==> flow/design.v (excerpt) <==
module my_chip (
    input logic [11:0] io_in,  
    output logic [11:0] io_out,  
    input logic clock,
    input logic reset  
);
export LEC_CHECK = 0
export ABC_AREA = 0
export CAP_MARGIN = 20
export CELL_PAD_IN_SITES_DETAIL_PLACEMENT = 0
export CORE_MARGIN = 2
export CORE_UTILIZATION = 48
export GPL_TIMING_DRIVEN = 0
export HOLD_SLACK_MARGIN = 0.18
export MAX_ROUTING_LAYER = met4
export MIN_ROUTING_LAYER = met2
export PLACE_DENSITY_LB_ADDON = 0.03
export SLEW_MARGIN = 20
export TNS_END_PERCENT = 95
create_clock -name core_clock -period 3.09 [get_ports {clock}]
run.sh (not shown) runs the stock make flow with config.mk's settings and CLKGATE_MAP_FILE=.
The first run finished but failed the layout checks on negative setup slack.
Edit:
- ABC_AREA: 0 -> not set
- CELL_PAD_IN_SITES_DETAIL_PLACEMENT: 0 -> not set
- CORE_UTILIZATION: 48 -> 72
- GPL_TIMING_DRIVEN: 0 -> not set
- HOLD_SLACK_MARGIN: 0.18 -> not set
- MAX_ROUTING_LAYER: met4 -> not set
- MIN_ROUTING_LAYER: met2 -> not set
- PLACE_DENSITY_LB_ADDON: 0.03 -> not set
- TNS_END_PERCENT: 95 -> not set
- clock period: 3.09 -> 4.25 ns (I/O delays scaled with it)
Outcome: Now the flow finished clean. Clock skew barely changes. Via count falls by a quarter to a third. Clock-buffer cell count rises by 3. Cell area falls by a few percent. Worst setup slack is better by 1100 ps.
Edit:
- ABC_AREA: not set -> 1
- CORE_ASPECT_RATIO: not set -> 1.33
- clock period: 4.25 -> 2.45 ns (I/O delays scaled with it)
What happened: The new run produced a layout that fails on negative setup slack. Worst hold slack hardly moves. Worst setup slack loses 1500 ps. Wire length came out higher by 31%. Via count increases by 28%. Total power grows by 85%.

========
Starting RTL as in the previous note.
Settings: LEC_CHECK=0, ABC_AREA=0, CAP_MARGIN=20, CELL_PAD_IN_SITES_DETAIL_PLACEMENT=0, CORE_ASPECT_RATIO=0.91, CORE_MARGIN=2, CORE_UTILIZATION=56, MAX_ROUTING_LAYER=met4, PLACE_DENSITY=0.5, SETUP_SLACK_MARGIN=1.28, SLEW_MARGIN=20, TNS_END_PERCENT=45; clock period 4.61 ns.
The first run ran to the end with no violations.
Then changed:
CORE_ASPECT_RATIO = 1.04   (was 0.91)
CORE_UTILIZATION = 58   (was 56)
PLACE_DENSITY = default   (was 0.5)
PLACE_DENSITY_LB_ADDON = 0.03   (was default)
clock period = 8.18 ns   (was 4.61 ns; I/O delays follow)
Area after synthesis is unchanged.
Worst hold slack hardly moves.
First-iteration DRC count climbs slightly.
Power falls by well over a third.
Fmax fell by about a fifth.
Via count drops by a few percent.
Synthesized cell count does not change.

========
my_chip again, from the RTL that the note above started with.
Design my_chip, start of the top module:
module my_chip (
    input logic [11:0] io_in,  
    output logic [11:0] io_out,  
    input logic clock,
    input logic reset  
);
export LEC_CHECK = 0
export CAP_MARGIN = 5
export CORE_MARGIN = 2
export CORE_UTILIZATION = 72
export CTS_CLUSTER_DIAMETER = 130
export PLACE_DENSITY = 0.65
export SLEW_MARGIN = 20
create_clock -name core_clock -period 6.51 [get_ports {clock}]
The starting point finished clean.
==> next run, changes <==
Settings changed: ABC_AREA from default to 1, CAP_MARGIN 5 to 20, CTS_CLUSTER_DIAMETER 130 to 399, PLACE_DENSITY 0.65 to default.
Clock period 6.51 ns to 2.45 ns, I/O delays scaled along.
What happened: This time the run completed, yet does not pass: setup timing; setup slack loses 2.9 ns; power went up to 2.8 times its value; sequential cell count does not change; via count went up by 31%; area after synthesis went up by about 7%; synthesized cell count went up by about 30%; global-route usage went up by 9.1 points; non-clock buffer count went up by 71; clock-buffer cell count went down by 2; final cell count went up by about 34%; clock power went up to 3.0 times its value.
==> next run, changes <==
Settings changed: CAP_MARGIN 20 to 40, CORE_ASPECT_RATIO from default to 0.5, CTS_CLUSTER_DIAMETER 399 to 397, CTS_CLUSTER_SIZE from default to 97, SETUP_SLACK_MARGIN from default to 0.15.
The new run completed and failed the layout checks on setup timing. Critical path depth went down by 1. Clock skew is lower by 0.0034 ns. Non-clock buffer count fell by 11. Setup slack improves by 0.13 ns. Design area drops by 1.1%.
==> next run, changes <==
Settings changed: ABC_AREA 1 to default, CAP_MARGIN 40 to 20, CORE_ASPECT_RATIO 0.5 to default, CTS_CLUSTER_DIAMETER 397 to default, CTS_CLUSTER_SIZE 97 to default, SETUP_SLACK_MARGIN 0.15 to default.
Clock period 2.45 ns to 2.59 ns, I/O delays scaled along.
What happened:
- The new run completed, yet does not pass: setup timing
- hold slack is about the same
- final area decreases by a few percent
- synthesized area decreases by a few percent
- core utilization decreases by 0.94 points
- wire length decreases by a quarter to a third
==> next run, changes <==
Settings changed: CORE_UTILIZATION 72 to 40.
Clock period 2.59 ns to 10.0 ns, I/O delays scaled along.
With this change the flow went through all stages and came out clean.
Worst hold slack is about the same.
Worst setup slack improves by 6.6 ns.
Power came out lower by about 70%.
Clock-buffer cell count came out higher by 2.
Cell count rose by 4.3%.
Design area decreases by about 6%.
==> next run, changes <==
Settings changed: ABC_AREA from default to 1, CORE_ASPECT_RATIO from default to 1.89, CORE_UTILIZATION 40 to 58, CTS_CLUSTER_DIAMETER from default to 354, CTS_CLUSTER_SIZE from default to 99, SLEW_MARGIN 20 to 35, TNS_END_PERCENT from default to 35.
What happened: Total power is about the same. Via count came out higher by a quarter to a third. Hold slack hardly moves. Routed wire length came out higher by a quarter to a third. Worst setup slack is better by 0.34 ns. Register-to-register slack is better by 0.34 ns. Combinational power came out lower by a few percent. Synthesized area came out higher by a little under a tenth. Critical path depth came out higher by 4. Sequential share of layout area came out lower by 2.2 points.

========
## run A
my_chip again, from the RTL that the note above started with.
==> flow/design.v (excerpt) <==
module my_chip (
    input logic [11:0] io_in,  
    output logic [11:0] io_out,  
    input logic clock,
    input logic reset  
);
clock: 2.95 ns
lec_check: 0
abc_area: 1
cap_margin: 15
cell_pad_in_sites_detail_placement: 0
core_margin: 2
core_utilization: 72
cts_cluster_diameter: 398
cts_cluster_size: 72
max_routing_layer: met5
place_density: 0.37
setup_slack_margin: -0.1
slew_margin: 40
tns_end_percent: 100
Final checks on run A, whose flow otherwise completed, came back failing, citing negative setup slack.
What run B does differently from run A at the input level:
- a deleted MAX_ROUTING_LAYER that had been met5
- a change of SLEW_MARGIN from 40 to 0
- an added PLACE_DENSITY_LB_ADDON of 0.28
- a deleted SETUP_SLACK_MARGIN that had been -0.1
- a deleted TNS_END_PERCENT that had been 100
- a deleted CELL_PAD_IN_SITES_DETAIL_PLACEMENT that had been 0
- a deleted PLACE_DENSITY that had been 0.37
- a deleted CTS_CLUSTER_DIAMETER that had been 398
- a change of CAP_MARGIN from 15 to 20
- a change of the clock period (ns, I/O delays scaled along) from 2.95 to 3.13
==> comparison <==
- Although it ran to completion, run B produced a layout that fails the final checks because of negative setup slack.
- Against run A, average wire per cell in the routed design in run B fell by a few percent.
- Run A -> run B: setup skew after layout flat
- From run A to run B the numbers moved as follows: maximum frequency grew by about 7%; final area shrank by 130 sq um.
- Run B vs. run A: clock buffer count went down by 2.
Modified inputs, run C compared to run B
- an added PLACE_DENSITY of 0.37
- a deleted PLACE_DENSITY_LB_ADDON that had been 0.28
- a change of SLEW_MARGIN from 0 to 20
- a deleted CTS_CLUSTER_SIZE that had been 72
- a change of the clock period (ns, I/O delays scaled along) from 3.13 to 2.59
==> comparison <==
No crash in run B: every stage finished, but the layout fails its final checks due to negative setup slack. In run C the implementation ran to completion but is not tape-out ready, as the final checks report negative setup slack. After synthesis and placement, the instance count of run C is above that of run B. NOTE: wire length of the first global-routing pass in run C exceeds that of run B. Worst hold slack ended up 11 ps higher on run C than on run B. Run C drops more vias than run B. Final instance area, run B and run C: higher on run C. The met2 demand-to-capacity share in global routing of run C is higher than that of run B. As far as maximum fanout count along the critical path goes, run B and run C are indistinguishable; the numbers are identical. Run B vs run C, group with the largest share of power: registers vs clock. As of run C, average via count per standard cell had risen by a few percent compared to run B. Re net switching power: run C is 31% up on run B. Compared with run B, run C shows transition at the pin with the smallest max-transition slack higher by 98 ps.
#### Input delta (run D over run C)
- PLACE_DENSITY no longer set, was 0.37
- CTS_CLUSTER_SIZE now 97, previously not set
- the clock period (ns, I/O delays scaled along) now 2.45, was 2.59
Completing all stages was not enough for run D: its layout failed the final checks because of negative setup slack. Reported for run C and run D, clock-buffer cell count turned out identical to the last digit. Final hold violation count: run D vs run C — no meaningful difference. On total wirelength of the detailed-routed design: between run C and run D, it ends up lower for run C. The multi-input combinational area share of run D falls short of that of run C by 0.26 points.

========
Setup of run 1:
my_chip again, from the RTL that the note above started with.
Settings: LEC_CHECK=0, ABC_AREA=1, CAP_MARGIN=20, CELL_PAD_IN_SITES_DETAIL_PLACEMENT=1, CORE_MARGIN=8, CORE_UTILIZATION=40, CTS_CLUSTER_SIZE=25, HOLD_SLACK_MARGIN=0.18, MAX_ROUTING_LAYER=met4, SLEW_MARGIN=25, TNS_END_PERCENT=5; clock period 5.36 ns.
What run 2 does differently from run 1 at the input level:
# run 1
export LEC_CHECK = 0
export ABC_AREA = 1
export CAP_MARGIN = 20
export CELL_PAD_IN_SITES_DETAIL_PLACEMENT = 1
export CORE_MARGIN = 8
export CORE_UTILIZATION = 40
export CTS_CLUSTER_SIZE = 25
export HOLD_SLACK_MARGIN = 0.18
export MAX_ROUTING_LAYER = met4
export SLEW_MARGIN = 25
export TNS_END_PERCENT = 5
create_clock -name core_clock -period 5.36 [get_ports {clock}]
# run 2
export LEC_CHECK = 0
export ABC_AREA = 1
export CAP_MARGIN = 20
export CELL_PAD_IN_SITES_DETAIL_PLACEMENT = 1
export CORE_MARGIN = 3
export CORE_UTILIZATION = 40
export CTS_CLUSTER_SIZE = 25
export HOLD_SLACK_MARGIN = 0.22
export MAX_ROUTING_LAYER = met4
export SLEW_MARGIN = 25
create_clock -name core_clock -period 5.36 [get_ports {clock}]
Results
- Every run in the comparison, run 1 and run 2, completed the flow with a clean layout.
- Design internal power on run 2 is behind run 1.
- Run 2 vs. run 1: combinational cell fraction of total power flat; routed wire length moved up.
- Diff run 1 -> run 2 | sequential power share | decrease of 1.7 points
- Run 2 vs. run 1: number of antenna violations at the first check in global routing went down by 1.
## Diff of input files: run 3 against run 2
# run 2
export LEC_CHECK = 0
export ABC_AREA = 1
export CAP_MARGIN = 20
export CELL_PAD_IN_SITES_DETAIL_PLACEMENT = 1
export CORE_MARGIN = 3
export CORE_UTILIZATION = 40
export CTS_CLUSTER_SIZE = 25
export HOLD_SLACK_MARGIN = 0.22
export MAX_ROUTING_LAYER = met4
export SLEW_MARGIN = 25
create_clock -name core_clock -period 5.36 [get_ports {clock}]
# run 3
export LEC_CHECK = 0
export ABC_AREA = 1
export CAP_MARGIN = 20
export CELL_PAD_IN_SITES_DETAIL_PLACEMENT = 1
export CORE_MARGIN = 8
export CORE_UTILIZATION = 17
export CTS_CLUSTER_SIZE = 25
export HOLD_SLACK_MARGIN = 0.18
export MAX_ROUTING_LAYER = met4
export SLEW_MARGIN = 25
export TNS_END_PERCENT = 100
create_clock -name core_clock -period 5.36 [get_ports {clock}]
Findings:
Re synthesized area: no difference whatsoever between run 2 and run 3. The final reports for run 3 and run 2 show pin count of the biggest net entering global routing lower in the former. Run 3 — clock network fraction of design power 1.2 points lower, run 2 as reference. Master of the slowest instance on the critical path = dfrtp_1: run 2; master of the slowest instance on the critical path = dfstp_2: run 3.
Relative to run 3, the following input files were edited for run 4:
# run 3
export LEC_CHECK = 0
export ABC_AREA = 1
export CAP_MARGIN = 20
export CELL_PAD_IN_SITES_DETAIL_PLACEMENT = 1
export CORE_MARGIN = 8
export CORE_UTILIZATION = 17
export CTS_CLUSTER_SIZE = 25
export HOLD_SLACK_MARGIN = 0.18
export MAX_ROUTING_LAYER = met4
export SLEW_MARGIN = 25
export TNS_END_PERCENT = 100
create_clock -name core_clock -period 5.36 [get_ports {clock}]
# run 4
export LEC_CHECK = 0
export CAP_MARGIN = 20
export CORE_MARGIN = 2
export CORE_UTILIZATION = 40
export CTS_CLUSTER_SIZE = 13
export MAX_ROUTING_LAYER = met4
export SLEW_MARGIN = 20
create_clock -name core_clock -period 10.0 [get_ports {clock}]
==> results <==
- [run 4] initial cell density of the core rose 24 points relative to run 3
- Per the comparison of run 4 with run 3, synthesized cell count now smaller, buffering overhead now larger.
Modified inputs, run 5 compared to run 4
# run 4
export LEC_CHECK = 0
export CAP_MARGIN = 20
export CORE_MARGIN = 2
export CORE_UTILIZATION = 40
export CTS_CLUSTER_SIZE = 13
export MAX_ROUTING_LAYER = met4
export SLEW_MARGIN = 20
create_clock -name core_clock -period 10.0 [get_ports {clock}]
# run 5
export LEC_CHECK = 0
export ABC_AREA = 1
export CAP_MARGIN = 20
export CORE_MARGIN = 2
export CORE_UTILIZATION = 65
export CTS_CLUSTER_DIAMETER = 354
export CTS_CLUSTER_SIZE = 99
export SETUP_SLACK_MARGIN = 2.99
export SLEW_MARGIN = 35
export TNS_END_PERCENT = 35
create_clock -name core_clock -period 10.0 [get_ports {clock}]
[summary]
Changes observed in run 5 relative to run 4: fraction of power spent switching nets has increased, critical path depth has increased, count of distinct cell types in the synthesized netlist has decreased, met3 capacity usage during global routing has increased. Run 4 → run 5: total power of the final layout rose 0.0080 mW; count of multi-input gates went up by 196; number of buffers and inverters on the critical path increased by 1 relative to the old numbers; first-pass GRT wire length now sits higher. The lower tap cell count of run 4 and run 5 is in run 5.
Inputs modified between run 5 and run 6:
# run 5
export LEC_CHECK = 0
export ABC_AREA = 1
export CAP_MARGIN = 20
export CORE_MARGIN = 2
export CORE_UTILIZATION = 65
export CTS_CLUSTER_DIAMETER = 354
export CTS_CLUSTER_SIZE = 99
export SETUP_SLACK_MARGIN = 2.99
export SLEW_MARGIN = 35
export TNS_END_PERCENT = 35
create_clock -name core_clock -period 10.0 [get_ports {clock}]
# run 6
export LEC_CHECK = 0
export ABC_AREA = 1
export CAP_MARGIN = 20
export CORE_MARGIN = 3
export CORE_UTILIZATION = 40
export CTS_CLUSTER_SIZE = 13
export MAX_ROUTING_LAYER = met5
export SLEW_MARGIN = 20
create_clock -name core_clock -period 10.0 [get_ports {clock}]
Findings:
- Run 6 vs. run 5: horizontal die dimension shows an increase of about 28%, setup slack has increased, met1 demand-to-capacity share in global routing now smaller, summed area of non-filler cells in the final layout shows an increase of about 0.7%.
- A top power consumer group of registers is what run 6 shows, while the clock network belongs to run 5.
- The wire length on met2 of run 6 is lower than that of run 5.

========
Starting RTL as in the previous note.
clock: 2.5 ns
lec_check: 0
abc_area: 1
cap_margin: 20
cell_pad_in_sites_detail_placement: 0
core_margin: 2
core_utilization: 72
cts_cluster_diameter: 27
cts_cluster_size: 50
max_routing_layer: met4
place_density_lb_addon: 0.21
setup_slack_margin: 0.48
slew_margin: 20
tns_end_percent: 45
The starting point produced a layout that fails on negative setup slack.
Edit:
- ABC_AREA: 1 -> 0
- CORE_UTILIZATION: 72 -> 53
- CTS_CLUSTER_DIAMETER: 27 -> unset
- CTS_CLUSTER_SIZE: 50 -> unset
- PLACE_DENSITY_LB_ADDON: 0.21 -> 0.03
- SETUP_SLACK_MARGIN: 0.48 -> -0.13
- clock period: 2.5 -> 4.73 ns (I/O delays scaled with it)
Outcome: Now the flow went through all stages and came out clean. Design area went down by about a fifth. Critical path depth went down by 5. Synthesized area went down by a few percent. Total power went down by well over a third. Global-route usage went down by 16 points. Die size went up by a quarter to a third. Wire length went down by a quarter to a third. Worst setup slack improved by 2000 ps. Fmax went down by a few percent. Non-clock buffer count went down by 66.
Edit:
- ABC_AREA: 0 -> 1
- CORE_ASPECT_RATIO: unset -> 1.87
- CTS_CLUSTER_DIAMETER: unset -> 154
- CTS_CLUSTER_SIZE: unset -> 99
- PLACE_DENSITY_LB_ADDON: 0.03 -> 0.3
=> Die area grows by 7.5%. Utilization grows by 0.48 points. Worst hold slack barely changes.
Power and IR drop assume default switching activity.
